## lane 1
## fir
module  fir(
	input clk,
	input rst_n,			
	input enable,
	input [2:0] tap,		 
	input [15:0] data_in,		
	output [17:0] data_out,		
	output complete
);
Size in the first run: ~1400 cells after synthesis, roughly 260 flip-flops.
export LEC_CHECK = 0
export ABC_AREA = 0
export CAP_MARGIN = 40
export CORE_MARGIN = 2
export CORE_UTILIZATION = 72
export CTS_CLUSTER_DIAMETER = 396
export CTS_CLUSTER_SIZE = 17
export PLACE_DENSITY = 0.38
export SETUP_SLACK_MARGIN = -0.15
export SLEW_MARGIN = 20
create_clock -name core_clock -period 2.0 [get_ports {clk}]
run.sh (not shown) runs the stock make flow with config.mk's settings and CLKGATE_MAP_FILE=.
Lane 1 is listed as incomplete: the tool reported an error in global routing (5_1_grt) and the run ended there.
Setup changes, lane 1 to lane 2
# lane 1
export LEC_CHECK = 0
export ABC_AREA = 0
export CAP_MARGIN = 40
export CORE_MARGIN = 2
export CORE_UTILIZATION = 72
export CTS_CLUSTER_DIAMETER = 396
export CTS_CLUSTER_SIZE = 17
export PLACE_DENSITY = 0.38
export SETUP_SLACK_MARGIN = -0.15
export SLEW_MARGIN = 20
create_clock -name core_clock -period 2.0 [get_ports {clk}]
# lane 2
export LEC_CHECK = 0
export ABC_AREA = 1
export CAP_MARGIN = 20
export CORE_MARGIN = 2
export CORE_UTILIZATION = 70
export CTS_CLUSTER_SIZE = 25
export SLEW_MARGIN = 20
create_clock -name core_clock -period 2.56 [get_ports {clk}]
==> comparison <==
Although lane 2 finished all stages, its layout failed final checks on negative setup slack. When the final numbers for lane 1 and lane 2 were put side by side, the and-or/or-and share of the synthesized area turned out to be greater in lane 1. In lane 2, the number of gates resized after CTS came out 99 below the value in lane 1. In the metrics for lane 1 and lane 2, the one carrying the lower yosys synthesis chip area is lane 1. Placeable core area for lane 2 is higher than for lane 1. The die used by lane 2 is larger than the one used by lane 1. Comparing sequential-to-total area share from yosys stat for lane 1 and lane 2, the smaller number came from lane 2. Average footprint of a synthesized cell went down by more than a quarter going from lane 1 to lane 2. Looking only at area fraction in full adders, half adders and majority gates, and setting everything else aside, the lower value of lane 1 and lane 2 goes to lane 2. In lane 2, the share of the core filled by cells before placement came out 2.6 points below the value in lane 1.
--- input diff lane 2..lane 3 ---
# lane 2
export LEC_CHECK = 0
export ABC_AREA = 1
export CAP_MARGIN = 20
export CORE_MARGIN = 2
export CORE_UTILIZATION = 70
export CTS_CLUSTER_SIZE = 25
export SLEW_MARGIN = 20
create_clock -name core_clock -period 2.56 [get_ports {clk}]
# lane 3
export LEC_CHECK = 0
export CAP_MARGIN = 20
export CORE_MARGIN = 2
export CORE_UTILIZATION = 9
export SLEW_MARGIN = 20
create_clock -name core_clock -period 4.24 [get_ports {clk}]
==> results <==
- Lane 3 ran to completion and came out clean on the timing, DRC and antenna checks.
- Lane 3 ended up with a lower post-route clock skew than lane 2 did.
- Final tally of setup violations ends up higher on lane 2.
- On via count: lane 3 sits below lane 2.
- Looking at top logic cell family in the synthesized netlist, the simple AND/OR/NAND/NOR gates result is from lane 2; the AND-OR/OR-AND gates one comes from lane 3.
Changes in lane 4 relative to lane 3:
# lane 3
export LEC_CHECK = 0
export CAP_MARGIN = 20
export CORE_MARGIN = 2
export CORE_UTILIZATION = 9
export SLEW_MARGIN = 20
create_clock -name core_clock -period 4.24 [get_ports {clk}]
# lane 4
export LEC_CHECK = 0
export CAP_MARGIN = 20
export CORE_MARGIN = 2
export CORE_UTILIZATION = 40
export SLEW_MARGIN = 20
create_clock -name core_clock -period 3.89 [get_ports {clk}]
--- outcome ---
For the non-clock buffer count, lane 4 came in 12% higher than lane 3 did.
Re netlist area before placement: no difference whatsoever between lane 3 and lane 4.
Going from lane 3 to lane 4, design area shrinks by 1900 sq um.
Lane 4 reports a lower highest fanout seen on the critical path than lane 3 does.
The following lists how lane 5 was set up differently from lane 4:
# lane 4
export LEC_CHECK = 0
export CAP_MARGIN = 20
export CORE_MARGIN = 2
export CORE_UTILIZATION = 40
export SLEW_MARGIN = 20
create_clock -name core_clock -period 3.89 [get_ports {clk}]
# lane 5
export LEC_CHECK = 0
export ABC_AREA = 1
export CAP_MARGIN = 20
export CORE_MARGIN = 2
export CORE_UTILIZATION = 65
export CTS_CLUSTER_DIAMETER = 374
export CTS_CLUSTER_SIZE = 98
export SLEW_MARGIN = 20
create_clock -name core_clock -period 1.4 [get_ports {clk}]
==> results <==
Post-synth design cell area sits higher in lane 5 than in lane 4. Final estimated routing congestion in global placement for lane 5 is higher than for lane 4. The die of lane 5 is smaller than the one used in lane 4. Lane 4 → lane 5: fraction of synthesized area in multiplexers moved down, die width shrank by about 17%. Flow for lane 5 halted at global routing (5_1_grt), error code DPL-0038. In the tables for lane 5 and lane 4, sequential cell area fraction in the yosys report reads lower with lane 5. Against lane 4 as the reference, lane 5 delivers a higher number of buffers inserted for hold repair after clock tree synthesis. Number of CTS-inserted buffers: lane 5 and lane 4 compared, higher one is lane 4.

========
fir again, from the RTL that the note above started with.
## fir
module  fir(
	input clk,
	input rst_n,			
	input enable,
	input [2:0] tap,		 
	input [15:0] data_in,		
	output [17:0] data_out,		
	output complete
);
clock: 2.61 ns
lec_check: 0
abc_area: 0
cap_margin: 5
cell_pad_in_sites_detail_placement: 1
cell_pad_in_sites_global_placement: 3
core_margin: 2
core_utilization: 42
cts_cluster_size: 25
gpl_routability_driven: 0
gpl_timing_driven: 0
hold_slack_margin: 0.14
max_routing_layer: met4
place_density_lb_addon: 0.3
slew_margin: 35
tns_end_percent: 95
The first run completed and failed the layout checks on negative setup slack.
Edit:
Settings changed: ABC_AREA 0 to default, CAP_MARGIN 5 to 20, CELL_PAD_IN_SITES_DETAIL_PLACEMENT 1 to default, CELL_PAD_IN_SITES_GLOBAL_PLACEMENT 3 to default, CORE_UTILIZATION 42 to 40, CTS_CLUSTER_SIZE 25 to default, GPL_ROUTABILITY_DRIVEN 0 to default, GPL_TIMING_DRIVEN 0 to default, HOLD_SLACK_MARGIN 0.14 to default, MAX_ROUTING_LAYER met4 to default, PLACE_DENSITY_LB_ADDON 0.3 to default, SLEW_MARGIN 35 to 20, TNS_END_PERCENT 95 to default.
Clock period 2.61 ns to 4.0 ns, I/O delays scaled along.
=> Now the flow finished clean; global-route usage shrinks by 5.3 points; maximum frequency went down by about 3.2%; via count went down by about 7%; utilization drops by 5.4 points.
